## design/flow/config.mk

```make
export PLATFORM = sky130hd
export DESIGN_NAME = ALU
export DESIGN_NICKNAME = ALU
export VERILOG_FILES = /design/flow/design.v
export SDC_FILE = /design/flow/constraint.sdc
export NUM_CORES = 4
export LEC_CHECK = 0
export ABC_AREA = 1
export CAP_MARGIN = 20
export CORE_ASPECT_RATIO = 0.71
export CORE_MARGIN = 2
export CORE_UTILIZATION = 71
export CTS_CLUSTER_DIAMETER = 242
export CTS_CLUSTER_SIZE = 39
export GPL_ROUTABILITY_DRIVEN = 1
export GPL_TIMING_DRIVEN = 1
export MIN_ROUTING_LAYER = met1
export PLACE_DENSITY_LB_ADDON = 0.01
export SETUP_SLACK_MARGIN = -0.07
export SLEW_MARGIN = 15
export TNS_END_PERCENT = 35
```

## design/flow/constraint.sdc

```tcl
create_clock -name core_clock -period 8.37 [get_ports {clock}]
set_input_delay 1.6740 -clock core_clock [delete_from_list [all_inputs] [get_ports {clock}]]
set_output_delay 1.6740 -clock core_clock [all_outputs]
set_load 0.01 [all_outputs]
```

## design/flow/design.v

```verilog
module ALU(
  input         clock,
                reset,
                io_flush_valid,
                io_FU_input_valid,
  input  [6:0]  io_FU_input_bits_decoded_instruction_PRD,
  input         io_FU_input_bits_decoded_instruction_RD_valid,
  input  [20:0] io_FU_input_bits_decoded_instruction_IMM,
  input  [2:0]  io_FU_input_bits_decoded_instruction_FUNCT3,
  input  [1:0]  io_FU_input_bits_decoded_instruction_packet_index,
  input  [5:0]  io_FU_input_bits_decoded_instruction_ROB_index,
  input  [3:0]  io_FU_input_bits_decoded_instruction_MOB_index,
  input  [4:0]  io_FU_input_bits_decoded_instruction_instructionType,
  input         io_FU_input_bits_decoded_instruction_needs_ALU,
                io_FU_input_bits_decoded_instruction_needs_branch_unit,
                io_FU_input_bits_decoded_instruction_SUBTRACT,
                io_FU_input_bits_decoded_instruction_MULTIPLY,
                io_FU_input_bits_decoded_instruction_FENCE,
                io_FU_input_bits_decoded_instruction_IS_IMM,
  input  [31:0] io_FU_input_bits_RS1_data,
                io_FU_input_bits_RS2_data,
                io_FU_input_bits_fetch_PC,
  output        io_FU_output_valid,
  output [6:0]  io_FU_output_bits_PRD,
  output [31:0] io_FU_output_bits_RD_data,
  output        io_FU_output_bits_RD_valid,
  output [31:0] io_FU_output_bits_fetch_PC,
  output [3:0]  io_FU_output_bits_MOB_index,
  output [5:0]  io_FU_output_bits_ROB_index,
  output [1:0]  io_FU_output_bits_fetch_packet_index
);
  wire [31:0] RS1_signed = io_FU_input_bits_RS1_data;
  wire [31:0] RS1_unsigned = io_FU_input_bits_RS1_data;
  wire [31:0] instruction_PC =
    io_FU_input_bits_fetch_PC
    + {28'h0, io_FU_input_bits_decoded_instruction_packet_index, 2'h0};
  reg  [31:0] arithmetic_result;
  wire [31:0] IMM_signed =
    {{19{io_FU_input_bits_decoded_instruction_IMM[12]}},
     io_FU_input_bits_decoded_instruction_IMM[12:0]};
  wire [31:0] operand2_unsigned =
    io_FU_input_bits_decoded_instruction_IS_IMM ? IMM_signed : io_FU_input_bits_RS2_data;
  wire [4:0]  shamt = operand2_unsigned[4:0];
  wire        _REMU_T = io_FU_input_bits_decoded_instruction_instructionType == 5'hC;
  wire        _SLTU_T_1 = io_FU_input_bits_decoded_instruction_instructionType == 5'h4;
  wire        _BEQ_T = io_FU_input_bits_decoded_instruction_FUNCT3 == 3'h0;
  wire        ADD =
    (_REMU_T | _SLTU_T_1) & _BEQ_T & ~io_FU_input_bits_decoded_instruction_MULTIPLY
    & ~io_FU_input_bits_decoded_instruction_SUBTRACT;
  wire        SUB =
    (_REMU_T | _SLTU_T_1) & _BEQ_T & ~io_FU_input_bits_decoded_instruction_MULTIPLY
    & io_FU_input_bits_decoded_instruction_SUBTRACT;
  wire        SLL =
    (_REMU_T | _SLTU_T_1) & io_FU_input_bits_decoded_instruction_FUNCT3 == 3'h1
    & ~io_FU_input_bits_decoded_instruction_MULTIPLY;
  wire        _BGE_T = io_FU_input_bits_decoded_instruction_FUNCT3 == 3'h5;
  wire        SRL =
    (_REMU_T | _SLTU_T_1) & _BGE_T & ~io_FU_input_bits_decoded_instruction_MULTIPLY
    & ~io_FU_input_bits_decoded_instruction_SUBTRACT;
  wire        SRA =
    (_REMU_T | _SLTU_T_1) & _BGE_T & ~io_FU_input_bits_decoded_instruction_MULTIPLY
    & io_FU_input_bits_decoded_instruction_SUBTRACT;
  wire        AUIPC =
    io_FU_input_bits_decoded_instruction_instructionType == 5'h5
    & ~io_FU_input_bits_decoded_instruction_MULTIPLY;
  wire        ALU_input_valid =
    io_FU_input_valid & io_FU_input_bits_decoded_instruction_needs_ALU;
  wire        branch_unit_input_valid =
    io_FU_input_valid & io_FU_input_bits_decoded_instruction_needs_branch_unit;
  wire        mult_unit_input_valid =
    io_FU_input_valid & io_FU_input_bits_decoded_instruction_MULTIPLY;
  reg         io_FU_output_valid_REG;
  wire [31:0] add_result = RS1_unsigned + operand2_unsigned;
  wire [31:0] sub_result = RS1_unsigned - operand2_unsigned;
  wire [31:0] _GEN = {27'h0, shamt};
  wire [31:0] sra_result = $signed($signed(RS1_signed) >>> _GEN);
  wire [62:0] _sll_result_T = {31'h0, RS1_unsigned} << shamt;
  reg  [31:0] io_FU_output_bits_fetch_PC_REG;
  reg  [1:0]  io_FU_output_bits_fetch_packet_index_REG;
  reg  [6:0]  io_FU_output_bits_PRD_REG;
  reg         io_FU_output_bits_RD_valid_REG;
  reg  [3:0]  io_FU_output_bits_MOB_index_REG;
  reg  [5:0]  io_FU_output_bits_ROB_index_REG;
  always @(posedge clock) begin
    if (reset)
      arithmetic_result <= 32'h0;
    else begin
      arithmetic_result <=
        ADD
          ? add_result
          : SUB
              ? sub_result
              : (_REMU_T | _SLTU_T_1)
                & io_FU_input_bits_decoded_instruction_FUNCT3 == 3'h4
                & ~io_FU_input_bits_decoded_instruction_MULTIPLY
                  ? RS1_unsigned ^ operand2_unsigned
                  : (_REMU_T | _SLTU_T_1)
                    & io_FU_input_bits_decoded_instruction_FUNCT3 == 3'h6
                    & ~io_FU_input_bits_decoded_instruction_MULTIPLY
                      ? RS1_unsigned | operand2_unsigned
                      : (_REMU_T | _SLTU_T_1)
                        & (&io_FU_input_bits_decoded_instruction_FUNCT3)
                        & ~io_FU_input_bits_decoded_instruction_MULTIPLY
                          ? RS1_unsigned & operand2_unsigned
                          : SLL
                              ? _sll_result_T[31:0]
                              : SRL
                                  ? RS1_unsigned >> _GEN
                                  : SRA
                                      ? sra_result
                                      : (_REMU_T | _SLTU_T_1)
                                        & io_FU_input_bits_decoded_instruction_FUNCT3 == 3'h2
                                        & ~io_FU_input_bits_decoded_instruction_MULTIPLY
                                          ? {31'h0,
                                             $signed(RS1_signed) < $signed(io_FU_input_bits_decoded_instruction_IS_IMM
                                                                             ? IMM_signed
                                                                             : io_FU_input_bits_RS2_data)}
                                          : (_REMU_T | _SLTU_T_1)
                                            & io_FU_input_bits_decoded_instruction_FUNCT3 == 3'h3
                                            & ~io_FU_input_bits_decoded_instruction_MULTIPLY
                                              ? {31'h0, RS1_unsigned < operand2_unsigned}
                                              : io_FU_input_bits_decoded_instruction_instructionType == 5'hD
                                                & ~io_FU_input_bits_decoded_instruction_MULTIPLY
                                                  ? {io_FU_input_bits_decoded_instruction_IMM[19:0],
                                                     12'h0}
                                                  : 32'h0;
    end
    io_FU_output_valid_REG <=
      ALU_input_valid & ~io_flush_valid | io_FU_input_bits_decoded_instruction_FENCE;
    io_FU_output_bits_fetch_PC_REG <= io_FU_input_bits_fetch_PC;
    io_FU_output_bits_fetch_packet_index_REG <=
      io_FU_input_bits_decoded_instruction_packet_index;
    io_FU_output_bits_PRD_REG <= io_FU_input_bits_decoded_instruction_PRD;
    io_FU_output_bits_RD_valid_REG <= io_FU_input_bits_decoded_instruction_RD_valid;
    io_FU_output_bits_MOB_index_REG <= io_FU_input_bits_decoded_instruction_MOB_index;
    io_FU_output_bits_ROB_index_REG <= io_FU_input_bits_decoded_instruction_ROB_index;
  end  
  assign io_FU_output_valid = io_FU_output_valid_REG & ~io_flush_valid;
  assign io_FU_output_bits_PRD = io_FU_output_bits_PRD_REG;
  assign io_FU_output_bits_RD_data = arithmetic_result;
  assign io_FU_output_bits_RD_valid = io_FU_output_bits_RD_valid_REG;
  assign io_FU_output_bits_fetch_PC = io_FU_output_bits_fetch_PC_REG;
  assign io_FU_output_bits_MOB_index = io_FU_output_bits_MOB_index_REG;
  assign io_FU_output_bits_ROB_index = io_FU_output_bits_ROB_index_REG;
  assign io_FU_output_bits_fetch_packet_index = io_FU_output_bits_fetch_packet_index_REG;
endmodule
```

## design/flow/run.sh

```bash
#!/bin/bash
# the make line also repeats each setting of config.mk as NAME=value (left out here)
make -C /OpenROAD-flow-scripts/flow DESIGN_CONFIG=/design/flow/config.mk WORK_HOME=/design/flow/orfs CLKGATE_MAP_FILE= finish
```

==> summary.rpt, run 1 <==
FLOW METRICS REPORT
----------------------------------------------------
[Status]
  Run status ........................ stopped before the end
  Exit stage ........................ global placement (3_3_place_gp)
  Log Error ........................ [ERROR FLW-0024] Place density exceeds 1.0 (current PLACE_DENSITY_LB_ADDON =  0.01). Please check if the value of  PLACE_DENSITY_LB_ADDON is between 0 and 0.99.

[Synthesis]
  XOR/XNOR share of the synthesized area ........................ 1.306%
  Combinational family with the most area after synthesis ........................ simple AND/OR/NAND/NOR gates
  Top cells, area ........................ sky130_fd_sc_hd__nand2_1 18%, sky130_fd_sc_hd__nand3_1 16%, sky130_fd_sc_hd__dfxtp_1 14%, sky130_fd_sc_hd__ha_1 10%, sky130_fd_sc_hd__inv_1 8.0%
  Fraction of the mapped netlist area in compound gates ........................ 15.17%
  Largest type area fraction ........................ 18.22%
  Dominant register cell in the synthesized netlist ........................ sky130_fd_sc_hd__dfxtp_1
  Mapped Nets ........................ 2436
  Proportion of register bits with asynchronous set or reset after synthesis ........................ 0%
  Yosys chip area ........................ 12080 um^2
  Cell Area, Synth ........................ 12080 um^2
  Distinct cells, synth ........................ 48
  Sequential share of the synthesized area ........................ 14.09%
  Area fraction in mux cells ........................ 0%
  Count of synthesis-stage warnings from yosys ........................ 1
  Share of synthesized cell area in and, or, nand and nor gates ........................ 46.75%
  Ys cells ........................ 2182
  Commonest cells post-synth ........................ 586 x sky130_fd_sc_hd__nand2_1, 386 x sky130_fd_sc_hd__nand3_1, 256 x sky130_fd_sc_hd__inv_1
  Flip-flops with a built-in enable ........................ 0
  Adder-Cell Fraction of Synth Area ........................ 10.38%
  Post-synthesis register bit count ........................ 85
  Library cell with the highest instance count after synthesis ........................ sky130_fd_sc_hd__nand2_1
  Number of instances in the synthesized netlist ........................ 2182
  Yosys top cell by area ........................ sky130_fd_sc_hd__nand2_1
  Average instance area after synthesis ........................ 5.534 um^2

[Floorplan]
  Die height ........................ 113.9 um
  Placeable core region ........................ 16770 um^2
  Number of standard-cell rows in the floorplan ........................ 40
  Starting Density ........................ 72.02%
  DIE WIDTH ........................ 158.8 um
  Number of primary I/O pins ........................ 240
  Chip footprint ........................ 18080 um^2

----------------------------------------------------
==> inputs of run 2 (changes only) <==
- ABC_AREA: 1 -> default
- CORE_ASPECT_RATIO: 0.71 -> 0.5
- CORE_UTILIZATION: 71 -> 48
- CTS_CLUSTER_DIAMETER: 242 -> 245
- CTS_CLUSTER_SIZE: 39 -> 98
- PLACE_DENSITY: default -> 0.8
- PLACE_DENSITY_LB_ADDON: 0.01 -> default
- clock period: 8.37 -> 7.71 ns (I/O delays scaled with it)
==> summary.rpt, run 2 <==
=== SYNTHESIS / PLACE & ROUTE SUMMARY ===
----------------------------------------------------
[Pwr]
  Lkg Pwr ........................ 5.843 nW
  Max power group ........................ combinational logic
  Switching Share ........................ 41.78%
  Clk network pwr share ........................ 25.9%
  Share of total power in combinational logic ........................ 49.8%
  Power Density ........................ 135.8 nW/um^2
  Sequential Power ........................ 464 uW
  Flop pwr share ........................ 24.3%
  Power spent charging and discharging nets ........................ 796.3 uW
  Cell internal pwr ........................ 1.110 mW
  Clock-net power ........................ 493 uW
  Maximum vdd ir drop ........................ 173.8 uV
  Power consumed by combinational cells ........................ 949 uW

[Synthesis]
  Flip-flops with a built-in enable ........................ 0
  Top cells, area ........................ sky130_fd_sc_hd__dfxtp_1 15%, sky130_fd_sc_hd__ha_1 11%, sky130_fd_sc_hd__mux4_2 6.9%, sky130_fd_sc_hd__mux2i_1 6.7%, sky130_fd_sc_hd__a21oi_1 6.4%
  Adder-Cell Fraction of Synth Area ........................ 11.27%
  Yosys top cell by area ........................ sky130_fd_sc_hd__dfxtp_1
  XOR/XNOR share of the synthesized area ........................ 1.968%
  Library cell with the highest instance count after synthesis ........................ sky130_fd_sc_hd__nand2_1
  Ys cells ........................ 1513
  Post-synthesis register bit count ........................ 85
  Fraction of the mapped netlist area in compound gates ........................ 30.06%
  Yosys chip area ........................ 11130 um^2
  Average instance area after synthesis ........................ 7.353 um^2
  Proportion of register bits with asynchronous set or reset after synthesis ........................ 0%
  Number of instances in the synthesized netlist ........................ 1513
  Sequential share of the synthesized area ........................ 15.29%
  Largest type area fraction ........................ 15.29%
  Mapped Nets ........................ 1767
  Cell Area, Synth ........................ 11130 um^2
  Area fraction in mux cells ........................ 14.95%
  Commonest cells post-synth ........................ 171 x sky130_fd_sc_hd__nand2_1, 162 x sky130_fd_sc_hd__nor2_1, 142 x sky130_fd_sc_hd__a21oi_1
  Dominant register cell in the synthesized netlist ........................ sky130_fd_sc_hd__dfxtp_1
  Count of synthesis-stage warnings from yosys ........................ 1
  Share of synthesized cell area in and, or, nand and nor gates ........................ 18.97%
  Distinct cells, synth ........................ 82
  Combinational family with the most area after synthesis ........................ AND-OR/OR-AND gates

[Placement]
  Post-detail-place hpwl ........................ 44600 um
  Placer's final routability congestion estimate ........................ 1.165
  Post-placement worst setup slack ........................ 0.8945 ns
  Number of placed cells counting well taps ........................ 1985
  Buffers on Ports ........................ 237

[Worst hold path]
  Tightest Hold Check Type ........................ in -> reg
  Worst hold path startpoint ........................ io_FU_input_bits_fetch_PC[23]
  End point of the worst hold path ........................ io_FU_output_bits_fetch_PC_REG[23]$_DFF_P_
  Number of cells traversed by the worst hold path ........................ 1

[Worst setup path]
  Critical path required time ........................ 7.94 ns
  Worst path buffer plus inverter count ........................ 2
  Slowest cell on the critical path ........................ sky130_fd_sc_hd__clkdlybuf4s50_1
  Critical Path, Cell by Cell ........................ clkdlybuf4s50_1 -> inv_1 -> a21oi_1 -> ha_1 -> nor2b_1 -> nor2_1 -> a21oi_1 -> a211oi_1 -> nand3_1 -> a211oi_1 -> nor2_1 -> o311ai_1 -> mux2i_1 -> o31ai_1
  Worst setup endpoint ........................ arithmetic_result[31]$_SDFF_PP0_
  Stages on worst setup path ........................ 14
  CP max stage delay ........................ 0.86 ns
  Crit start category ........................ primary input
  Maximum fanout encountered on the critical timing path ........................ 20
  Arrival time at the worst endpoint ........................ 6.99 ns
  Crit end category ........................ register
  Critical Path Start ........................ io_FU_input_bits_decoded_instruction_IS_IMM
  Crit Path Class ........................ in -> reg
  Kind of cell with the highest combined delay on the critical path ........................ AND-OR/OR-AND gates

[Route]
  Routed length per instance ........................ 28.51 um
  Initial drt markers ........................ 2183
  Number of detailed-route iterations in the first pass ........................ 8
  Total Wirelength ........................ 57080 um
  Via density ........................ 6.983
  Count of nets left with antenna violations after detail routing ........................ 0
  Final routed DRC violation total ........................ 0
  Total number of vias ........................ 13980

[Timing]
  Slew at the pin with the worst max-slew slack ........................ 1.122 ns
  Final Max Tran Viols ........................ 0
  Final Hold Violating Endpoints ........................ 0
  Tmin final ........................ 6.761 ns
  Number of failing setup endpoints in the final timing report ........................ 0
  Setup TNS after final layout ........................ 0 ns
  Setup repair after global routing missed its margin ........................ no
  Minimum setup slack in the final design ........................ 0.9490 ns
  Crit share post-route ........................ 87.69%
  Slew headroom ........................ 24.91%
  Peak Freq ........................ 0.1479 GHz
  Post-Route Hold Slack ........................ 1.616 ns

[Floorplan]
  Number of primary I/O pins ........................ 240
  Die height ........................ 111.7 um
  Number of standard-cell rows in the floorplan ........................ 39
  Starting Density ........................ 48.82%
  DIE WIDTH ........................ 219.3 um
  Placeable core region ........................ 22790 um^2
  Chip footprint ........................ 24490 um^2

[Clock tree]
  Clock sink count ........................ 85
  Deepest level of the CTS H-tree ........................ 3
  CTS tree ........................ built
  TritonCTS Buffers ........................ 9
  Clock tree root buffer cell ........................ sky130_fd_sc_hd__clkbuf_16
  Post-CTS Setup Inserts ........................ 0
  Cts-stage hold buffer count ........................ 0
  Maximum buffer depth of the clock tree ........................ 2
  Post-CTS clock slew at the launch and capture registers of the worst setup and hold paths ........................ 0.06 ns
  Cell resize tally after clock tree synthesis ........................ 0

[Job]
  OpenROAD warning count ........................ 92
  Number of maximum-capacitance constraint violations ........................ 0

[GRT]
  All-layer global routing usage ........................ 45.44%
  Number of global-route vias before repair ........................ 12830
  Largest net degree at the start of global routing ........................ 54
  Antenna violations before repair ........................ 6
  Total global routing overflow ........................ 0
  First-pass GRT wire length ........................ 82650 um

[Finish]
  Number of fill cells in the layout ........................ 2003
  Area added between synthesis and finish ........................ 26.17%
  Final cell count without fillers ........................ 2002
  Final layout net count ........................ 1943

[Status]
  Run status ........................ finished clean

----------------------------------------------------
## run 2: metrics by stage
stage / cell area, um^2 / utilization [%] / total power [mW]
4_1_cts: 14030 / 61.58 / 1.860
3_5_place_dp: 13710 / 60.17 / 1.369
2_1_floorplan: 11130 / - / 1.022
3_3_place_gp: 13710 / 60.17 / 1.356
6_report: 14040 / 61.60 / 1.906
5_1_grt: 14030 / 61.58 / 1.973
## run 2: layout make-up
cell class                 instances  area (um^2)  share of cell area [%]
inverter                          98        372.9                   2.656
clock inverter                     5        82.58                  0.5883
sequential                        85         1702                   12.12
multi-input combinational       1222         8610                   61.33
tap                              307        384.1                   2.736
clock buffer                      10        239.0                   1.702
antenna                            2        5.005                 0.03565
timing repair buffer             273         2643                   18.83
## run 2: metal layers
layer / share of wire (%) / GRT usage (%)
met5: 0.20 / 1.373
met2: 39 / 64.31
met1: 38 / 59.33
met3: 18 / 21.83
met4: 4.5 / 16.80
==> inputs of run 3 (changes only) <==
- CORE_ASPECT_RATIO: 0.5 -> default
- CORE_UTILIZATION: 48 -> 58
- CTS_CLUSTER_DIAMETER: 245 -> 356
- CTS_CLUSTER_SIZE: 98 -> 31
- GPL_ROUTABILITY_DRIVEN: 1 -> default
- GPL_TIMING_DRIVEN: 1 -> default
- HOLD_SLACK_MARGIN: default -> -0.08
- MIN_ROUTING_LAYER: met1 -> default
- PLACE_DENSITY: 0.8 -> default
- SETUP_SLACK_MARGIN: -0.07 -> default
- SLEW_MARGIN: 15 -> 20
- TNS_END_PERCENT: 35 -> 75
- clock period: 7.71 -> 3.86 ns (I/O delays scaled with it)
==> summary.rpt, run 3 <==
FLOW METRICS REPORT
----------------------------------------------------
[Synthesis]
  Mapped Nets ........................ 1767
  Library cell with the highest instance count after synthesis ........................ sky130_fd_sc_hd__nand2_1
  Average instance area after synthesis ........................ 7.353 um^2
  Flip-flops with a built-in enable ........................ 0
  Count of synthesis-stage warnings from yosys ........................ 1
  Proportion of register bits with asynchronous set or reset after synthesis ........................ 0%
  Share of synthesized cell area in and, or, nand and nor gates ........................ 18.97%
  Adder-Cell Fraction of Synth Area ........................ 11.27%
  Combinational family with the most area after synthesis ........................ AND-OR/OR-AND gates
  Yosys top cell by area ........................ sky130_fd_sc_hd__dfxtp_1
  Dominant register cell in the synthesized netlist ........................ sky130_fd_sc_hd__dfxtp_1
  Sequential share of the synthesized area ........................ 15.29%
  Commonest cells post-synth ........................ 171 x sky130_fd_sc_hd__nand2_1, 162 x sky130_fd_sc_hd__nor2_1, 142 x sky130_fd_sc_hd__a21oi_1
  Area fraction in mux cells ........................ 14.95%
  XOR/XNOR share of the synthesized area ........................ 1.968%
  Largest type area fraction ........................ 15.29%
  Top cells, area ........................ sky130_fd_sc_hd__dfxtp_1 15%, sky130_fd_sc_hd__ha_1 11%, sky130_fd_sc_hd__mux4_2 6.9%, sky130_fd_sc_hd__mux2i_1 6.7%, sky130_fd_sc_hd__a21oi_1 6.4%
  Ys cells ........................ 1513
  Fraction of the mapped netlist area in compound gates ........................ 30.06%
  Post-synthesis register bit count ........................ 85
  Number of instances in the synthesized netlist ........................ 1513
  Yosys chip area ........................ 11130 um^2
  Cell Area, Synth ........................ 11130 um^2
  Distinct cells, synth ........................ 82

[Clock tree]
  TritonCTS Buffers ........................ 9
  Deepest level of the CTS H-tree ........................ 3
  Clock sink count ........................ 85
  Maximum buffer depth of the clock tree ........................ 2
  Cts-stage hold buffer count ........................ 0
  Clock tree root buffer cell ........................ sky130_fd_sc_hd__clkbuf_16

[Placement]
  Buffers on Ports ........................ 237
  Placer's final routability congestion estimate ........................ 1.303
  Number of placed cells counting well taps ........................ 2283
  Post-detail-place hpwl ........................ 45510 um
  Post-placement worst setup slack ........................ -0.7062 ns
  Total cell area at the placement stage ........................ 16600 um^2

[Floorplan]
  Starting Density ........................ 59.28%
  Die height ........................ 142.5 um
  Placeable core region ........................ 18770 um^2
  Number of primary I/O pins ........................ 240
  DIE WIDTH ........................ 142.5 um
  Chip footprint ........................ 20310 um^2
  Number of standard-cell rows in the floorplan ........................ 50

[Status]
  Exit stage ........................ global routing (5_1_grt)
  Run status ........................ stopped before the end
  Log Error ........................ [ERROR GRT-0116] Global routing finished with congestion. Check the congestion regions in the DRC Viewer.

[GRT]
  Total global routing overflow ........................ 73
  All-layer global routing usage ........................ 78.20%

----------------------------------------------------
run 3: metal layers:
| metal | overflow | GRT usage, % |
|---|---|---|
| met1 | 4 | 77.06 |
| met2 | 25 | 93.19 |
| met4 | 37 | 76.39 |
| met5 | 0 | 40.60 |
| met3 | 7 | 66.32 |
run 3: what timing repair did:
item	CTS
pin swaps	12
resized	47
buffers inserted	3
gates cloned	1
endpoints found under the setup margin	26
run 3: stage by stage:
stage | hold slack [ns] | power (mW) | utilization [%] | TNS, ns
3_3_place_gp | 1.221 | 3.141 | 88.45 | -9.803
4_1_cts | 0.8336 | 4.240 | 91.61 | 0
2_1_floorplan | 0.7997 | 2.099 | - | -0.5213
3_5_place_dp | 1.224 | 3.229 | 88.45 | -14.44
==> inputs of run 4 (changes only) <==
- CORE_UTILIZATION: 58 -> 43
- CTS_CLUSTER_DIAMETER: 356 -> 371
- CTS_CLUSTER_SIZE: 31 -> 84
- GPL_ROUTABILITY_DRIVEN: default -> 0
- GPL_TIMING_DRIVEN: default -> 1
- HOLD_SLACK_MARGIN: -0.08 -> default
- MIN_ROUTING_LAYER: default -> met1
- SETUP_SLACK_MARGIN: default -> -0.07
- SLEW_MARGIN: 20 -> 15
- TNS_END_PERCENT: 75 -> 35
- clock period: 3.86 -> 7.71 ns (I/O delays scaled with it)
==> summary.rpt, run 4 <==
=== SYNTHESIS / PLACE & ROUTE SUMMARY ===
----------------------------------------------------
[Floorplan]
  Die height ........................ 164.9 um
  Starting Density ........................ 43.93%
  Chip footprint ........................ 27180 um^2
  Number of primary I/O pins ........................ 240
  DIE WIDTH ........................ 164.9 um
  Placeable core region ........................ 25330 um^2
  Number of standard-cell rows in the floorplan ........................ 58

[Pwr]
  Overall power after layout ........................ 1.811 mW
  Cell internal pwr ........................ 1.046 mW
  Sequential Power ........................ 462 uW
  Clock-net power ........................ 442 uW
  Max power group ........................ combinational logic
  Maximum vdd ir drop ........................ 186.7 uV
  Power Density ........................ 128.9 nW/um^2
  Switching Share ........................ 42.24%
  Share of total power in combinational logic ........................ 50.1%
  Lkg Pwr ........................ 5.836 nW
  Power spent charging and discharging nets ........................ 765.0 uW
  Clk network pwr share ........................ 24.4%
  Power consumed by combinational cells ........................ 908 uW
  Flop pwr share ........................ 25.5%

[Clock tree]
  TritonCTS Buffers ........................ 9
  Cts-stage hold buffer count ........................ 0
  Clock sink count ........................ 85
  Cell resize tally after clock tree synthesis ........................ 0
  Clock tree root buffer cell ........................ sky130_fd_sc_hd__clkbuf_16
  Post-CTS Setup Inserts ........................ 0
  Post-CTS clock slew at the launch and capture registers of the worst setup and hold paths ........................ 0.08 ns
  Deepest level of the CTS H-tree ........................ 3
  CTS tree ........................ built
  Maximum buffer depth of the clock tree ........................ 2

[Worst setup path]
  Kind of cell with the highest combined delay on the critical path ........................ AND-OR/OR-AND gates
  Worst setup endpoint ........................ arithmetic_result[31]$_SDFF_PP0_
  CP max stage delay ........................ 1.14 ns
  Crit Path Class ........................ in -> reg
  Arrival time at the worst endpoint ........................ 6.80 ns
  Critical path required time ........................ 7.93 ns
  Critical Path, Cell by Cell ........................ clkdlybuf4s50_1 -> inv_1 -> a21oi_1 -> ha_1 -> nand4_1 -> or4_1 -> a21oi_1 -> o221ai_1 -> a31oi_1 -> nor3b_1 -> o21ai_0 -> a41o_1 -> o31ai_1
  Maximum fanout encountered on the critical timing path ........................ 13
  Critical Path Start ........................ io_FU_input_bits_decoded_instruction_IS_IMM
  Crit end category ........................ register
  Worst path buffer plus inverter count ........................ 2
  Slowest cell on the critical path ........................ sky130_fd_sc_hd__clkdlybuf4s50_1
  Crit start category ........................ primary input
  Stages on worst setup path ........................ 13
  Cell with the most instances on the worst path ........................ sky130_fd_sc_hd__a21oi_1

[Route]
  Number of detailed-route iterations in the first pass ........................ 8
  Initial drt markers ........................ 1909
  Count of nets left with antenna violations after detail routing ........................ 0
  Via density ........................ 6.580
  Total Wirelength ........................ 51840 um
  Final routed DRC violation total ........................ 0
  Routed length per instance ........................ 25.60 um
  Total inserted antenna cells ........................ 0
  Total number of vias ........................ 13320

[Timing]
  Setup repair after global routing missed its margin ........................ no
  Number of failing setup endpoints in the final timing report ........................ 0
  Crit share post-route ........................ 85.34%
  Tmin final ........................ 6.580 ns
  Slew headroom ........................ 30.36%
  Peak Freq ........................ 0.1520 GHz
  Slew at the pin with the worst max-slew slack ........................ 1.041 ns
  Final Max Tran Viols ........................ 0
  Minimum setup slack in the final design ........................ 1.130 ns
  Final Hold Violating Endpoints ........................ 0
  Setup TNS after final layout ........................ 0 ns

[Synthesis]
  Area fraction in mux cells ........................ 14.95%
  Ys cells ........................ 1513
  Count of synthesis-stage warnings from yosys ........................ 1
  Share of synthesized cell area in and, or, nand and nor gates ........................ 18.97%
  Commonest cells post-synth ........................ 171 x sky130_fd_sc_hd__nand2_1, 162 x sky130_fd_sc_hd__nor2_1, 142 x sky130_fd_sc_hd__a21oi_1
  Adder-Cell Fraction of Synth Area ........................ 11.27%
  Top cells, area ........................ sky130_fd_sc_hd__dfxtp_1 15%, sky130_fd_sc_hd__ha_1 11%, sky130_fd_sc_hd__mux4_2 6.9%, sky130_fd_sc_hd__mux2i_1 6.7%, sky130_fd_sc_hd__a21oi_1 6.4%
  Proportion of register bits with asynchronous set or reset after synthesis ........................ 0%
  Cell Area, Synth ........................ 11130 um^2
  Sequential share of the synthesized area ........................ 15.29%
  Average instance area after synthesis ........................ 7.353 um^2
  Flip-flops with a built-in enable ........................ 0
  Mapped Nets ........................ 1767
  Yosys chip area ........................ 11130 um^2
  Dominant register cell in the synthesized netlist ........................ sky130_fd_sc_hd__dfxtp_1
  Fraction of the mapped netlist area in compound gates ........................ 30.06%
  Yosys top cell by area ........................ sky130_fd_sc_hd__dfxtp_1
  XOR/XNOR share of the synthesized area ........................ 1.968%
  Library cell with the highest instance count after synthesis ........................ sky130_fd_sc_hd__nand2_1
  Post-synthesis register bit count ........................ 85
  Combinational family with the most area after synthesis ........................ AND-OR/OR-AND gates
  Distinct cells, synth ........................ 82
  Number of instances in the synthesized netlist ........................ 1513
  Largest type area fraction ........................ 15.29%

[Finish]
  Area added between synthesis and finish ........................ 26.28%
  Final layout net count ........................ 1944

[Placement]
  Post-placement worst setup slack ........................ 1.006 ns
  Buffers on Ports ........................ 237
  Post-detail-place hpwl ........................ 40080 um

[GRT]
  Global-route met2 utilization ........................ 56.81%
  First-pass GRT wire length ........................ 75370 um
  Total global routing overflow ........................ 0
  Met3 Track Usage GR ........................ 7.961%
  Most utilized layer in the global route result ........................ met2
  Largest net degree at the start of global routing ........................ 54
  Number of global-route vias before repair ........................ 12090
  Antenna violations before repair ........................ 0
  All-layer global routing usage ........................ 36.98%
  Met1 track demand over resource ........................ 49.13%

[Worst hold path]
  Tightest Hold Check Type ........................ in -> reg
  End point of the worst hold path ........................ io_FU_output_bits_ROB_index_REG[5]$_DFF_P_
  Number of cells traversed by the worst hold path ........................ 1
  Worst hold path startpoint ........................ io_FU_input_bits_decoded_instruction_ROB_index[5]

[Job]
  Number of maximum-capacitance constraint violations ........................ 0
  OpenROAD warning count ........................ 92

[Status]
  Run status ........................ finished clean

----------------------------------------------------
[run 4: final cells by class]
type / instances / area [um^2]
fill: 2464 / 11280
multi-input combinational: 1222 / 8610
timing repair buffer: 274 / 2654
sequential: 85 / 1702
tap: 330 / 412.9
inverter: 98 / 372.9
clock buffer: 9 / 225.2
clock inverter: 7 / 73.82
[run 4: metal layers]
metal | vias to the layer above | part of all wire [%]
met5 | - | 0
met4 | 0 | 5.8
met3 | 217 | 12
met2 | 1006 | 43
met1 | 6173 | 39
li1 | 5928 | -
[run 4: per-stage QoR]
| step | instance area, um^2 | util, % | instances | hold slack (ns) |
|---|---|---|---|---|
| 2_1_floorplan | 11130 | - | 1513 | 1.570 |
| 3_3_place_gp | 13740 | 54.25 | 2008 | 1.991 |
| 3_5_place_dp | 13740 | 54.25 | 2008 | 1.994 |
| 4_1_cts | 14040 | 55.43 | 2024 | 1.612 |
| 5_1_grt | 14050 | 55.47 | 2025 | 1.604 |
| 6_report | 14050 | 55.47 | 2025 | 1.621 |
==> inputs of run 5 (changes only) <==
- ABC_AREA: default -> 1
- CELL_PAD_IN_SITES_GLOBAL_PLACEMENT: default -> 3
- CORE_ASPECT_RATIO: default -> 0.5
- CORE_UTILIZATION: 43 -> 40
- CTS_CLUSTER_DIAMETER: 371 -> 382
- CTS_CLUSTER_SIZE: 84 -> 20
- GPL_ROUTABILITY_DRIVEN: 0 -> default
- GPL_TIMING_DRIVEN: 1 -> default
- MIN_ROUTING_LAYER: met1 -> default
- PLACE_DENSITY: default -> 0.37
- SETUP_SLACK_MARGIN: -0.07 -> -0.6
- SLEW_MARGIN: 15 -> 20
- TNS_END_PERCENT: 35 -> default
- clock period: 7.71 -> 6.0 ns (I/O delays scaled with it)
==> summary.rpt, run 5 <==
FLOW METRICS REPORT
----------------------------------------------------
[Synthesis]
  XOR/XNOR share of the synthesized area ........................ 1.306%
  Yosys chip area ........................ 12080 um^2
  Fraction of the mapped netlist area in compound gates ........................ 15.17%
  Count of synthesis-stage warnings from yosys ........................ 1
  Adder-Cell Fraction of Synth Area ........................ 10.38%
  Top cells, area ........................ sky130_fd_sc_hd__nand2_1 18%, sky130_fd_sc_hd__nand3_1 16%, sky130_fd_sc_hd__dfxtp_1 14%, sky130_fd_sc_hd__ha_1 10%, sky130_fd_sc_hd__inv_1 8.0%
  Number of instances in the synthesized netlist ........................ 2182
  Ys cells ........................ 2182
  Sequential share of the synthesized area ........................ 14.09%
  Area fraction in mux cells ........................ 0%
  Cell Area, Synth ........................ 12080 um^2
  Dominant register cell in the synthesized netlist ........................ sky130_fd_sc_hd__dfxtp_1
  Library cell with the highest instance count after synthesis ........................ sky130_fd_sc_hd__nand2_1
  Share of synthesized cell area in and, or, nand and nor gates ........................ 46.75%
  Mapped Nets ........................ 2436
  Distinct cells, synth ........................ 48
  Largest type area fraction ........................ 18.22%
  Combinational family with the most area after synthesis ........................ simple AND/OR/NAND/NOR gates
  Post-synthesis register bit count ........................ 85
  Average instance area after synthesis ........................ 5.534 um^2
  Commonest cells post-synth ........................ 586 x sky130_fd_sc_hd__nand2_1, 386 x sky130_fd_sc_hd__nand3_1, 256 x sky130_fd_sc_hd__inv_1
  Proportion of register bits with asynchronous set or reset after synthesis ........................ 0%
  Flip-flops with a built-in enable ........................ 0
  Yosys top cell by area ........................ sky130_fd_sc_hd__nand2_1

[Status]
  Exit stage ........................ global placement without I/O (3_1_place_gp_skip_io)
  Log Error ........................ [ERROR GPL-0301] Utilization 108.082 % exceeds 100%.
  Run status ........................ stopped before the end

[Floorplan]
  Chip footprint ........................ 31680 um^2
  DIE WIDTH ........................ 249.7 um
  Starting Density ........................ 41.15%
  Number of standard-cell rows in the floorplan ........................ 44
  Placeable core region ........................ 29340 um^2
  Die height ........................ 126.9 um

----------------------------------------------------
==> inputs of run 6 (changes only) <==
- CAP_MARGIN: 20 -> 25
- CELL_PAD_IN_SITES_GLOBAL_PLACEMENT: 3 -> default
- CORE_ASPECT_RATIO: 0.5 -> 0.87
- CORE_MARGIN: 2 -> 8
- CORE_UTILIZATION: 40 -> 19
- CTS_CLUSTER_DIAMETER: 382 -> 180
- CTS_CLUSTER_SIZE: 20 -> default
- GPL_ROUTABILITY_DRIVEN: default -> 0
- MAX_ROUTING_LAYER: default -> met4
- PLACE_DENSITY: 0.37 -> default
==> summary.rpt, run 6 <==
=== SYNTHESIS / PLACE & ROUTE SUMMARY ===
----------------------------------------------------
[Floorplan]
  Number of standard-cell rows in the floorplan ........................ 86
  Chip footprint ........................ 71900 um^2
  Starting Density ........................ 19.15%
  Number of primary I/O pins ........................ 240
  DIE WIDTH ........................ 286.3 um
  Placeable core region ........................ 63060 um^2
  Die height ........................ 251.1 um

[Pwr]
  Clk network pwr share ........................ 24.4%
  Clock-net power ........................ 579 uW
  Switching Share ........................ 43.95%
  Sequential Power ........................ 590 uW
  Power spent charging and discharging nets ........................ 1.043 mW
  Lkg Pwr ........................ 7.282 nW
  Maximum vdd ir drop ........................ 110.3 uV
  Cell internal pwr ........................ 1.331 mW
  Flop pwr share ........................ 24.8%
  Power Density ........................ 152.2 nW/um^2
  Power consumed by combinational cells ........................ 1.21 mW
  Max power group ........................ combinational logic
  Share of total power in combinational logic ........................ 50.8%

[Worst setup path]
  Crit Path Class ........................ in -> reg
  Crit start category ........................ primary input
  Critical Path Start ........................ io_FU_input_bits_decoded_instruction_IS_IMM
  Crit end category ........................ register
  Worst setup endpoint ........................ arithmetic_result[26]$_SDFF_PP0_
  Kind of cell with the highest combined delay on the critical path ........................ simple AND/OR/NAND/NOR gates
  Arrival time at the worst endpoint ........................ 5.22 ns
  Cell with the most instances on the worst path ........................ sky130_fd_sc_hd__nand2_1
  CP max stage delay ........................ 0.56 ns
  Maximum fanout encountered on the critical timing path ........................ 14
  Slowest cell on the critical path ........................ sky130_fd_sc_hd__clkdlybuf4s50_1
  Worst path buffer plus inverter count ........................ 5
  Critical Path, Cell by Cell ........................ clkdlybuf4s50_1 -> inv_2 -> nand2_2 -> nand2_2 -> ha_1 -> fa_1 -> inv_1 -> nand2_1 -> a21oi_1 -> buf_4 -> a21oi_1 -> o21bai_1 -> nand4_1 -> o211ai_1 -> nand2_1 -> nand3_1 -> nand4_1 -> nand2_1 -> inv_1
  Critical path required time ........................ 6.24 ns
  Stages on worst setup path ........................ 19

[Timing]
  Setup repair after global routing missed its margin ........................ no
  Final Hold Violating Endpoints ........................ 0
  Slew at the pin with the worst max-slew slack ........................ 0.8724 ns
  Crit share post-route ........................ 83.03%
  Setup TNS after final layout ........................ 0 ns
  Slew headroom ........................ 41.78%
  Peak Freq ........................ 0.2007 GHz
  Number of failing setup endpoints in the final timing report ........................ 0
  Tmin final ........................ 4.982 ns
  Post-Route Hold Slack ........................ 1.293 ns
  Final Max Tran Viols ........................ 0

[Route]
  Total number of vias ........................ 15770
  Final routed DRC violation total ........................ 0
  Total Wirelength ........................ 61720 um
  Initial drt markers ........................ 2454
  Number of detailed-route iterations in the first pass ........................ 7
  Count of nets left with antenna violations after detail routing ........................ 0
  Via density ........................ 4.908
  Routed length per instance ........................ 19.21 um

[Synthesis]
  Library cell with the highest instance count after synthesis ........................ sky130_fd_sc_hd__nand2_1
  Count of synthesis-stage warnings from yosys ........................ 1
  Proportion of register bits with asynchronous set or reset after synthesis ........................ 0%
  Number of instances in the synthesized netlist ........................ 2182
  Commonest cells post-synth ........................ 586 x sky130_fd_sc_hd__nand2_1, 386 x sky130_fd_sc_hd__nand3_1, 256 x sky130_fd_sc_hd__inv_1
  Dominant register cell in the synthesized netlist ........................ sky130_fd_sc_hd__dfxtp_1
  Share of synthesized cell area in and, or, nand and nor gates ........................ 46.75%
  Area fraction in mux cells ........................ 0%
  Mapped Nets ........................ 2436
  Ys cells ........................ 2182
  Post-synthesis register bit count ........................ 85
  Sequential share of the synthesized area ........................ 14.09%
  Combinational family with the most area after synthesis ........................ simple AND/OR/NAND/NOR gates
  Largest type area fraction ........................ 18.22%
  Adder-Cell Fraction of Synth Area ........................ 10.38%
  XOR/XNOR share of the synthesized area ........................ 1.306%
  Flip-flops with a built-in enable ........................ 0
  Cell Area, Synth ........................ 12080 um^2
  Fraction of the mapped netlist area in compound gates ........................ 15.17%
  Top cells, area ........................ sky130_fd_sc_hd__nand2_1 18%, sky130_fd_sc_hd__nand3_1 16%, sky130_fd_sc_hd__dfxtp_1 14%, sky130_fd_sc_hd__ha_1 10%, sky130_fd_sc_hd__inv_1 8.0%
  Yosys top cell by area ........................ sky130_fd_sc_hd__nand2_1
  Yosys chip area ........................ 12080 um^2
  Average instance area after synthesis ........................ 5.534 um^2
  Distinct cells, synth ........................ 48

[Finish]
  Final layout net count ........................ 2612
  Area added between synthesis and finish ........................ 29.20%
  Number of fill cells in the layout ........................ 7297
  Register area ........................ 1702 um^2
  Total area of multi-input combinational cells ........................ 8909 um^2

[Clock tree]
  Post-CTS Setup Inserts ........................ 0
  Maximum buffer depth of the clock tree ........................ 2
  Clock tree root buffer cell ........................ sky130_fd_sc_hd__clkbuf_16
  Deepest level of the CTS H-tree ........................ 3
  CTS tree ........................ built
  TritonCTS Buffers ........................ 9
  Cell resize tally after clock tree synthesis ........................ 0
  Post-CTS clock slew at the launch and capture registers of the worst setup and hold paths ........................ 0.06 ns
  Cts-stage hold buffer count ........................ 0
  Clock sink count ........................ 85

[Job]
  Number of maximum-capacitance constraint violations ........................ 0
  OpenROAD warning count ........................ 92

[GRT]
  Largest net degree at the start of global routing ........................ 70
  Total global routing overflow ........................ 0
  First-pass GRT wire length ........................ 90610 um
  All-layer global routing usage ........................ 16.86%
  Number of global-route vias before repair ........................ 14070
  Antenna violations before repair ........................ 11

[Worst hold path]
  Number of cells traversed by the worst hold path ........................ 1
  Worst hold path startpoint ........................ io_FU_input_bits_decoded_instruction_ROB_index[2]
  Tightest Hold Check Type ........................ in -> reg
  End point of the worst hold path ........................ io_FU_output_bits_ROB_index_REG[2]$_DFF_P_

[Placement]
  Post-detail-place hpwl ........................ 51460 um
  Buffers on Ports ........................ 237

[Status]
  Run status ........................ finished clean

----------------------------------------------------
run 6: cell type report:
class	count	share of cell area, %
Antenna cell	13	0.2085
Clock buffer	11	1.556
Clock inverter	5	0.4170
Inverter	263	6.328
Multi-Input combinational cell	1732	57.10
Sequential cell	85	10.91
Tap cell	836	6.705
Timing Repair Buffer	267	16.78
run 6: routing by layer:
| metal | vias up | global-route usage (%) | share of wire (%) |
|---|---|---|---|
| met5 | - | - | 0 |
| met4 | 0 | 4.563 | 3.1 |
| met3 | 121 | 4.098 | 14 |
| met2 | 1039 | 24.22 | 41 |
| met1 | 7077 | 23.29 | 42 |
| li1 | 7528 | - | - |
run 6: through the flow:
step | cells | util, % | instance area, um^2 | power (mW) | setup slack (ns)
after CTS | 3198 | 24.67 | 15550 | 2.376 | 1.253
final | 3212 | 24.74 | 15600 | 2.374 | 1.018
after detailed placement | 3182 | 24.18 | 15250 | 1.764 | 0.8772
after floorplan | 2182 | - | 12080 | 1.330 | 2.256
after global placement | 3182 | 24.18 | 15250 | 1.764 | 0.9012
after global routing | 3210 | 24.73 | 15600 | 2.540 | 0.8523
==> inputs of run 7 (changes only) <==
- CAP_MARGIN: 25 -> 20
- CORE_ASPECT_RATIO: 0.87 -> default
- CORE_MARGIN: 8 -> 2
- CORE_UTILIZATION: 19 -> 72
- CTS_CLUSTER_DIAMETER: 180 -> 383
- CTS_CLUSTER_SIZE: default -> 96
- MAX_ROUTING_LAYER: met4 -> default
- PLACE_DENSITY: default -> 0.82
- SETUP_SLACK_MARGIN: -0.6 -> 0.59
- TNS_END_PERCENT: default -> 10
- clock period: 6.0 -> 1.98 ns (I/O delays scaled with it)
==> summary.rpt, run 7 <==
FLOW METRICS REPORT
----------------------------------------------------
[Status]
  Exit stage ........................ global placement (3_3_place_gp)
  Log Error ........................ [ERROR GPL-0301] Utilization 103.151 % exceeds 100%.
  Run status ........................ stopped before the end

[Synthesis]
  Share of synthesized cell area in and, or, nand and nor gates ........................ 46.75%
  Proportion of register bits with asynchronous set or reset after synthesis ........................ 0%
  Fraction of the mapped netlist area in compound gates ........................ 15.17%
  XOR/XNOR share of the synthesized area ........................ 1.306%
  Number of instances in the synthesized netlist ........................ 2182
  Average instance area after synthesis ........................ 5.534 um^2
  Top cells, area ........................ sky130_fd_sc_hd__nand2_1 18%, sky130_fd_sc_hd__nand3_1 16%, sky130_fd_sc_hd__dfxtp_1 14%, sky130_fd_sc_hd__ha_1 10%, sky130_fd_sc_hd__inv_1 8.0%
  Ys cells ........................ 2182
  Yosys chip area ........................ 12080 um^2
  Sequential share of the synthesized area ........................ 14.09%
  Flip-flops with a built-in enable ........................ 0
  Post-synthesis register bit count ........................ 85
  Yosys top cell by area ........................ sky130_fd_sc_hd__nand2_1
  Largest type area fraction ........................ 18.22%
  Dominant register cell in the synthesized netlist ........................ sky130_fd_sc_hd__dfxtp_1
  Area fraction in mux cells ........................ 0%
  Adder-Cell Fraction of Synth Area ........................ 10.38%
  Cell Area, Synth ........................ 12080 um^2
  Library cell with the highest instance count after synthesis ........................ sky130_fd_sc_hd__nand2_1
  Mapped Nets ........................ 2436
  Combinational family with the most area after synthesis ........................ simple AND/OR/NAND/NOR gates
  Count of synthesis-stage warnings from yosys ........................ 1
  Commonest cells post-synth ........................ 586 x sky130_fd_sc_hd__nand2_1, 386 x sky130_fd_sc_hd__nand3_1, 256 x sky130_fd_sc_hd__inv_1
  Distinct cells, synth ........................ 48

[Floorplan]
  Number of primary I/O pins ........................ 240
  Starting Density ........................ 73.34%
  Number of standard-cell rows in the floorplan ........................ 47
  Chip footprint ........................ 17820 um^2
  DIE WIDTH ........................ 133.5 um
  Placeable core region ........................ 16470 um^2
  Die height ........................ 133.5 um

----------------------------------------------------
==> inputs of run 8 (changes only) <==
- CAP_MARGIN: 20 -> 0
- CELL_PAD_IN_SITES_DETAIL_PLACEMENT: default -> 2
- CORE_ASPECT_RATIO: default -> 0.91
- CORE_MARGIN: 2 -> 4
- CORE_UTILIZATION: 72 -> 62
- CTS_CLUSTER_DIAMETER: 383 -> default
- CTS_CLUSTER_SIZE: 96 -> default
- MAX_ROUTING_LAYER: default -> met4
- MIN_ROUTING_LAYER: default -> met1
- PLACE_DENSITY: 0.82 -> default
- PLACE_DENSITY_LB_ADDON: default -> 0.06
- SETUP_SLACK_MARGIN: 0.59 -> 0.74
- TNS_END_PERCENT: 10 -> default
- clock period: 1.98 -> 4.79 ns (I/O delays scaled with it)
==> summary.rpt, run 8 <==
FLOW METRICS REPORT
----------------------------------------------------
[Status]
  Run status ........................ stopped before the end
  Exit stage ........................ detailed placement (3_5_place_dp)
  Log Error ........................ [ERROR DPL-0033] detailed placement checks failed during check placement.

[Synthesis]
  Post-synthesis register bit count ........................ 85
  Top cells, area ........................ sky130_fd_sc_hd__nand2_1 18%, sky130_fd_sc_hd__nand3_1 16%, sky130_fd_sc_hd__dfxtp_1 14%, sky130_fd_sc_hd__ha_1 10%, sky130_fd_sc_hd__inv_1 8.0%
  Commonest cells post-synth ........................ 586 x sky130_fd_sc_hd__nand2_1, 386 x sky130_fd_sc_hd__nand3_1, 256 x sky130_fd_sc_hd__inv_1
  Distinct cells, synth ........................ 48
  Library cell with the highest instance count after synthesis ........................ sky130_fd_sc_hd__nand2_1
  Count of synthesis-stage warnings from yosys ........................ 1
  Dominant register cell in the synthesized netlist ........................ sky130_fd_sc_hd__dfxtp_1
  Yosys top cell by area ........................ sky130_fd_sc_hd__nand2_1
  Flip-flops with a built-in enable ........................ 0
  Area fraction in mux cells ........................ 0%
  Cell Area, Synth ........................ 12080 um^2
  Yosys chip area ........................ 12080 um^2
  Combinational family with the most area after synthesis ........................ simple AND/OR/NAND/NOR gates
  Largest type area fraction ........................ 18.22%
  Fraction of the mapped netlist area in compound gates ........................ 15.17%
  Adder-Cell Fraction of Synth Area ........................ 10.38%
  Share of synthesized cell area in and, or, nand and nor gates ........................ 46.75%
  Sequential share of the synthesized area ........................ 14.09%
  Number of instances in the synthesized netlist ........................ 2182
  Ys cells ........................ 2182
  Average instance area after synthesis ........................ 5.534 um^2
  Proportion of register bits with asynchronous set or reset after synthesis ........................ 0%
  Mapped Nets ........................ 2436
  XOR/XNOR share of the synthesized area ........................ 1.306%

[Floorplan]
  Starting Density ........................ 63.43%
  Number of standard-cell rows in the floorplan ........................ 48
  Chip footprint ........................ 21780 um^2
  Number of primary I/O pins ........................ 240
  Placeable core region ........................ 19040 um^2
  Die height ........................ 141.1 um
  DIE WIDTH ........................ 154.3 um

[Placement]
  Buffers on Ports ........................ 237

----------------------------------------------------
[run 8: per-stage QoR]
step,hold slack [ns],total power [mW],worst slack [ns],std cells,instance area [um^2]
after floorplan,0.9857,1.666,1.288,2182,12080
after global placement,1.406,2.127,0.3459,2598,14520
==> inputs of run 9 (changes only) <==
- ABC_AREA: 1 -> default
- CAP_MARGIN: 0 -> 20
- CELL_PAD_IN_SITES_DETAIL_PLACEMENT: 2 -> default
- CORE_ASPECT_RATIO: 0.91 -> default
- CORE_MARGIN: 4 -> 2
- CORE_UTILIZATION: 62 -> 58
- GPL_ROUTABILITY_DRIVEN: 0 -> default
- MAX_ROUTING_LAYER: met4 -> default
- MIN_ROUTING_LAYER: met1 -> default
- PLACE_DENSITY_LB_ADDON: 0.06 -> default
- SETUP_SLACK_MARGIN: 0.74 -> 1.13
- clock period: 4.79 -> 4.2 ns (I/O delays scaled with it)
==> summary.rpt, run 9 <==
FLOW METRICS REPORT
----------------------------------------------------
[Floorplan]
  Placeable core region ........................ 18770 um^2
  Die height ........................ 142.5 um
  Number of standard-cell rows in the floorplan ........................ 50
  Starting Density ........................ 59.28%
  DIE WIDTH ........................ 142.5 um
  Chip footprint ........................ 20310 um^2
  Number of primary I/O pins ........................ 240

[Synthesis]
  Ys cells ........................ 1513
  Commonest cells post-synth ........................ 171 x sky130_fd_sc_hd__nand2_1, 162 x sky130_fd_sc_hd__nor2_1, 142 x sky130_fd_sc_hd__a21oi_1
  Share of synthesized cell area in and, or, nand and nor gates ........................ 18.97%
  Average instance area after synthesis ........................ 7.353 um^2
  Count of synthesis-stage warnings from yosys ........................ 1
  Combinational family with the most area after synthesis ........................ AND-OR/OR-AND gates
  Library cell with the highest instance count after synthesis ........................ sky130_fd_sc_hd__nand2_1
  Dominant register cell in the synthesized netlist ........................ sky130_fd_sc_hd__dfxtp_1
  Flip-flops with a built-in enable ........................ 0
  Sequential share of the synthesized area ........................ 15.29%
  Fraction of the mapped netlist area in compound gates ........................ 30.06%
  Yosys chip area ........................ 11130 um^2
  Mapped Nets ........................ 1767
  Proportion of register bits with asynchronous set or reset after synthesis ........................ 0%
  Yosys top cell by area ........................ sky130_fd_sc_hd__dfxtp_1
  Post-synthesis register bit count ........................ 85
  Cell Area, Synth ........................ 11130 um^2
  Distinct cells, synth ........................ 82
  Largest type area fraction ........................ 15.29%
  Adder-Cell Fraction of Synth Area ........................ 11.27%
  XOR/XNOR share of the synthesized area ........................ 1.968%
  Number of instances in the synthesized netlist ........................ 1513
  Area fraction in mux cells ........................ 14.95%
  Top cells, area ........................ sky130_fd_sc_hd__dfxtp_1 15%, sky130_fd_sc_hd__ha_1 11%, sky130_fd_sc_hd__mux4_2 6.9%, sky130_fd_sc_hd__mux2i_1 6.7%, sky130_fd_sc_hd__a21oi_1 6.4%

[Clock tree]
  TritonCTS Buffers ........................ 9
  Deepest level of the CTS H-tree ........................ 3
  Maximum buffer depth of the clock tree ........................ 2
  Clock tree root buffer cell ........................ sky130_fd_sc_hd__clkbuf_16
  Clock sink count ........................ 85
  Cts-stage hold buffer count ........................ 0

[Placement]
  Post-detail-place hpwl ........................ 45660 um
  Placer's final routability congestion estimate ........................ 1.251
  Post-placement worst setup slack ........................ -0.5648 ns
  Buffers on Ports ........................ 237
  Number of placed cells counting well taps ........................ 2202
  Total cell area at the placement stage ........................ 16160 um^2

[GRT]
  All-layer global routing usage ........................ 89.03%
  Total global routing overflow ........................ 660

[Status]
  Run status ........................ stopped before the end
  Exit stage ........................ global routing (5_1_grt)
  Log Error ........................ [ERROR GRT-0116] Global routing finished with congestion. Check the congestion regions in the DRC Viewer.

----------------------------------------------------
-- run 9: routing by layer --
layer | GRT usage (%) | GRT overflow
met4 | 96.87 | 226
met2 | 106.4 | 382
met1 | 84.20 | 30
met5 | 50.38 | 0
met3 | 73.86 | 22
-- run 9: timing repair --
item	CTS
endpoints found under the hold margin	0
pin swaps	73
gates cloned	3
endpoints found under the setup margin	32
resized	269
buffers inserted	56
-- run 9: through the flow --
step	util (%)	setup TNS (ns)	total power, mW
after CTS	96.05	0	4.043
after detailed placement	86.12	-5.257	2.915
after global placement	86.12	-2.294	2.837
after floorplan	-	0	1.972
==> inputs of run 10 (changes only) <==
- CORE_UTILIZATION: 58 -> 40
- SETUP_SLACK_MARGIN: 1.13 -> 0.9
- clock period: 4.2 -> 5.5 ns (I/O delays scaled with it)
==> summary.rpt, run 10 <==
=== SYNTHESIS / PLACE & ROUTE SUMMARY ===
----------------------------------------------------
[Pwr]
  Clk network pwr share ........................ 24.2%
  Sequential Power ........................ 648 uW
  Power Density ........................ 182.2 nW/um^2
  Switching Share ........................ 43.61%
  Clock-net power ........................ 655 uW
  Max power group ........................ combinational logic
  Cell internal pwr ........................ 1.528 mW
  Lkg Pwr ........................ 6.183 nW
  Power spent charging and discharging nets ........................ 1.182 mW
  Overall power after layout ........................ 2.710 mW
  Flop pwr share ........................ 23.9%
  Share of total power in combinational logic ........................ 51.9%
  Maximum vdd ir drop ........................ 130.2 uV
  Power consumed by combinational cells ........................ 1.41 mW

[Synthesis]
  Count of synthesis-stage warnings from yosys ........................ 1
  Cell Area, Synth ........................ 11130 um^2
  Area fraction in mux cells ........................ 14.95%
  Post-synthesis register bit count ........................ 85
  Proportion of register bits with asynchronous set or reset after synthesis ........................ 0%
  Yosys top cell by area ........................ sky130_fd_sc_hd__dfxtp_1
  Yosys chip area ........................ 11130 um^2
  Largest type area fraction ........................ 15.29%
  XOR/XNOR share of the synthesized area ........................ 1.968%
  Average instance area after synthesis ........................ 7.353 um^2
  Flip-flops with a built-in enable ........................ 0
  Mapped Nets ........................ 1767
  Dominant register cell in the synthesized netlist ........................ sky130_fd_sc_hd__dfxtp_1
  Number of instances in the synthesized netlist ........................ 1513
  Sequential share of the synthesized area ........................ 15.29%
  Commonest cells post-synth ........................ 171 x sky130_fd_sc_hd__nand2_1, 162 x sky130_fd_sc_hd__nor2_1, 142 x sky130_fd_sc_hd__a21oi_1
  Library cell with the highest instance count after synthesis ........................ sky130_fd_sc_hd__nand2_1
  Share of synthesized cell area in and, or, nand and nor gates ........................ 18.97%
  Adder-Cell Fraction of Synth Area ........................ 11.27%
  Fraction of the mapped netlist area in compound gates ........................ 30.06%
  Distinct cells, synth ........................ 82
  Top cells, area ........................ sky130_fd_sc_hd__dfxtp_1 15%, sky130_fd_sc_hd__ha_1 11%, sky130_fd_sc_hd__mux4_2 6.9%, sky130_fd_sc_hd__mux2i_1 6.7%, sky130_fd_sc_hd__a21oi_1 6.4%
  Ys cells ........................ 1513
  Combinational family with the most area after synthesis ........................ AND-OR/OR-AND gates

[Finish]
  Final cell count without fillers ........................ 2135
  Final instance area ........................ 14870 um^2
  Total area of multi-input combinational cells ........................ 8847 um^2
  Share of the core filled with cells in the final layout ........................ 53.97%
  Register area ........................ 1702 um^2
  Number of fill cells in the layout ........................ 2724
  Final layout net count ........................ 2006
  Area added between synthesis and finish ........................ 33.66%

[Floorplan]
  Number of primary I/O pins ........................ 240
  Die height ........................ 170.8 um
  Number of standard-cell rows in the floorplan ........................ 61
  Chip footprint ........................ 29160 um^2
  Placeable core region ........................ 27550 um^2
  DIE WIDTH ........................ 170.8 um
  Starting Density ........................ 40.38%

[Timing]
  Final Max Tran Viols ........................ 0
  Final Hold Violating Endpoints ........................ 0
  Post-Route Hold Slack ........................ 1.167 ns
  Setup TNS after final layout ........................ 0 ns
  Minimum setup slack in the final design ........................ 0.9331 ns
  Number of failing setup endpoints in the final timing report ........................ 0
  Crit share post-route ........................ 83.03%
  Slew headroom ........................ 43.89%
  Slew at the pin with the worst max-slew slack ........................ 0.8391 ns
  Setup repair after global routing missed its margin ........................ yes
  Tmin final ........................ 4.567 ns
  Peak Freq ........................ 0.2190 GHz

[Worst setup path]
  Crit end category ........................ register
  Cell with the most instances on the worst path ........................ sky130_fd_sc_hd__buf_4
  Crit Path Class ........................ in -> reg
  Critical Path Start ........................ io_FU_input_bits_decoded_instruction_IMM[12]
  Stages on worst setup path ........................ 17
  Kind of cell with the highest combined delay on the critical path ........................ AND-OR/OR-AND gates
  Critical path required time ........................ 5.78 ns
  CP max stage delay ........................ 0.50 ns
  Worst setup endpoint ........................ arithmetic_result[30]$_SDFF_PP0_
  Crit start category ........................ primary input
  Maximum fanout encountered on the critical timing path ........................ 7
  Arrival time at the worst endpoint ........................ 4.85 ns
  Worst path buffer plus inverter count ........................ 4
  Critical Path, Cell by Cell ........................ clkdlybuf4s50_1 -> and2_2 -> buf_4 -> a21oi_4 -> ha_2 -> buf_4 -> nand3_1 -> a211oi_1 -> a211o_1 -> a31oi_1 -> nand2_2 -> o41ai_4 -> buf_4 -> o21ai_1 -> a211oi_2 -> xnor2_1 -> o2bb2ai_1
  Slowest cell on the critical path ........................ sky130_fd_sc_hd__clkdlybuf4s50_1

[Route]
  Initial drt markers ........................ 1882
  Total Wirelength ........................ 60990 um
  Final routed DRC violation total ........................ 0
  Count of nets left with antenna violations after detail routing ........................ 0
  Routed length per instance ........................ 28.57 um
  Number of detailed-route iterations in the first pass ........................ 6
  Total inserted antenna cells ........................ 0
  Total number of vias ........................ 13910
  Via density ........................ 6.516

[GRT]
  Antenna violations before repair ........................ 0
  All-layer global routing usage ........................ 40.64%
  First-pass GRT wire length ........................ 86420 um
  Total global routing overflow ........................ 0
  Number of global-route vias before repair ........................ 13050
  Largest net degree at the start of global routing ........................ 54

[Clock tree]
  Post-CTS clock slew at the launch and capture registers of the worst setup and hold paths ........................ 0.09 ns
  TritonCTS Buffers ........................ 9
  Clock sink count ........................ 85
  Deepest level of the CTS H-tree ........................ 3
  Clock tree root buffer cell ........................ sky130_fd_sc_hd__clkbuf_16
  CTS tree ........................ built
  Cts-stage hold buffer count ........................ 0
  Maximum buffer depth of the clock tree ........................ 2

[Placement]
  Post-detail-place hpwl ........................ 48260 um
  Buffers on Ports ........................ 237
  Total cell area at the placement stage ........................ 14260 um^2
  Placer's final routability congestion estimate ........................ 1.070
  Post-placement worst setup slack ........................ 0.01139 ns
  Number of placed cells counting well taps ........................ 2112

[Worst hold path]
  End point of the worst hold path ........................ io_FU_output_bits_fetch_PC_REG[7]$_DFF_P_
  Number of cells traversed by the worst hold path ........................ 1
  Worst hold path startpoint ........................ io_FU_input_bits_fetch_PC[7]
  Tightest Hold Check Type ........................ in -> reg

[Status]
  Run status ........................ finished clean

[Job]
  OpenROAD warning count ........................ 95
  Number of maximum-capacitance constraint violations ........................ 0

----------------------------------------------------
[run 10: repair_timing]
action	CTS	global route
setup buffers	5	1
endpoints found under the setup margin	14	20
gates resized	34	24
cloned	0	1
pin swaps	0	4
hold endpoints to repair	0	0
[run 10: layout make-up]
type	count	share of cell area, %
well taps	378	3.180
flip-flops and latches	85	11.44
inverters	98	2.533
clock inverters	7	0.5133
clock buffers	9	1.515
multi-input cells	1222	59.50
repair buffers	336	21.32
[run 10: per-layer routing]
layer / GRT usage (%) / share of wire, % / vias up / routed length, um
li1: - / - / 6060 / -
met1: 51.09 / 38 / 6600 / 23130
met5: 0.1739 / 0 / - / 0
met3: 7.333 / 11 / 236 / 6841
met4: 24.86 / 7.3 / 0 / 4436
met2: 64.60 / 44 / 1016 / 26580
==> inputs of run 11 (changes only) <==
- CORE_UTILIZATION: 40 -> 57
- CTS_CLUSTER_DIAMETER: default -> 363
- CTS_CLUSTER_SIZE: default -> 63
- SETUP_SLACK_MARGIN: 0.9 -> 1.13
- TNS_END_PERCENT: default -> 5
- clock period: 5.5 -> 3.98 ns (I/O delays scaled with it)
==> summary.rpt, run 11 <==
FLOW METRICS REPORT
----------------------------------------------------
[Placement]
  Buffers on Ports ........................ 237
  Total cell area at the placement stage ........................ 16530 um^2
  Number of placed cells counting well taps ........................ 2299
  Post-detail-place hpwl ........................ 44500 um
  Placer's final routability congestion estimate ........................ 1.242

[GRT]
  All-layer global routing usage ........................ 74.03%
  Total global routing overflow ........................ 18

[Floorplan]
  Chip footprint ........................ 20650 um^2
  DIE WIDTH ........................ 143.7 um
  Number of standard-cell rows in the floorplan ........................ 51
  Number of primary I/O pins ........................ 240
  Die height ........................ 143.7 um
  Placeable core region ........................ 19330 um^2
  Starting Density ........................ 57.54%

[Clock tree]
  Deepest level of the CTS H-tree ........................ 3
  Maximum buffer depth of the clock tree ........................ 2
  Clock tree root buffer cell ........................ sky130_fd_sc_hd__clkbuf_16
  TritonCTS Buffers ........................ 9
  Clock sink count ........................ 85
  Cts-stage hold buffer count ........................ 0

[Synthesis]
  XOR/XNOR share of the synthesized area ........................ 1.968%
  Library cell with the highest instance count after synthesis ........................ sky130_fd_sc_hd__nand2_1
  Share of synthesized cell area in and, or, nand and nor gates ........................ 18.97%
  Top cells, area ........................ sky130_fd_sc_hd__dfxtp_1 15%, sky130_fd_sc_hd__ha_1 11%, sky130_fd_sc_hd__mux4_2 6.9%, sky130_fd_sc_hd__mux2i_1 6.7%, sky130_fd_sc_hd__a21oi_1 6.4%
  Adder-Cell Fraction of Synth Area ........................ 11.27%
  Commonest cells post-synth ........................ 171 x sky130_fd_sc_hd__nand2_1, 162 x sky130_fd_sc_hd__nor2_1, 142 x sky130_fd_sc_hd__a21oi_1
  Distinct cells, synth ........................ 82
  Yosys chip area ........................ 11130 um^2
  Average instance area after synthesis ........................ 7.353 um^2
  Flip-flops with a built-in enable ........................ 0
  Mapped Nets ........................ 1767
  Cell Area, Synth ........................ 11130 um^2
  Sequential share of the synthesized area ........................ 15.29%
  Yosys top cell by area ........................ sky130_fd_sc_hd__dfxtp_1
  Fraction of the mapped netlist area in compound gates ........................ 30.06%
  Proportion of register bits with asynchronous set or reset after synthesis ........................ 0%
  Ys cells ........................ 1513
  Dominant register cell in the synthesized netlist ........................ sky130_fd_sc_hd__dfxtp_1
  Largest type area fraction ........................ 15.29%
  Post-synthesis register bit count ........................ 85
  Count of synthesis-stage warnings from yosys ........................ 1
  Number of instances in the synthesized netlist ........................ 1513
  Area fraction in mux cells ........................ 14.95%
  Combinational family with the most area after synthesis ........................ AND-OR/OR-AND gates

[Status]
  Exit stage ........................ global routing (5_1_grt)
  Run status ........................ stopped before the end
  Log Error ........................ [ERROR GRT-0116] Global routing finished with congestion. Check the congestion regions in the DRC Viewer.

----------------------------------------------------
## run 11: per-stage QoR
| step | utilization (%) | hold WS [ns] | total power, mW | worst slack [ns] |
|---|---|---|---|---|
| global placement | 85.48 | 1.245 | 3.036 | -0.6540 |
| detailed placement | 85.48 | 1.250 | 3.111 | -0.6190 |
| floorplan | - | 0.8237 | 2.029 | -0.02951 |
| CTS | 90.51 | 0.8709 | 4.143 | 0.3803 |
## run 11: timing repair
item	4_1_cts
setup endpoints to repair	32
pin swaps	43
gates cloned	1
setup buffers	25
resized	122
## run 11: routing by layer
layer	global-route usage [%]	overflow
met5	27.32	0
met4	70.69	9
met1	73.47	1
met3	61.31	0
met2	90.58	8
No activity file was given, so power comes from the tool's default toggle rates.
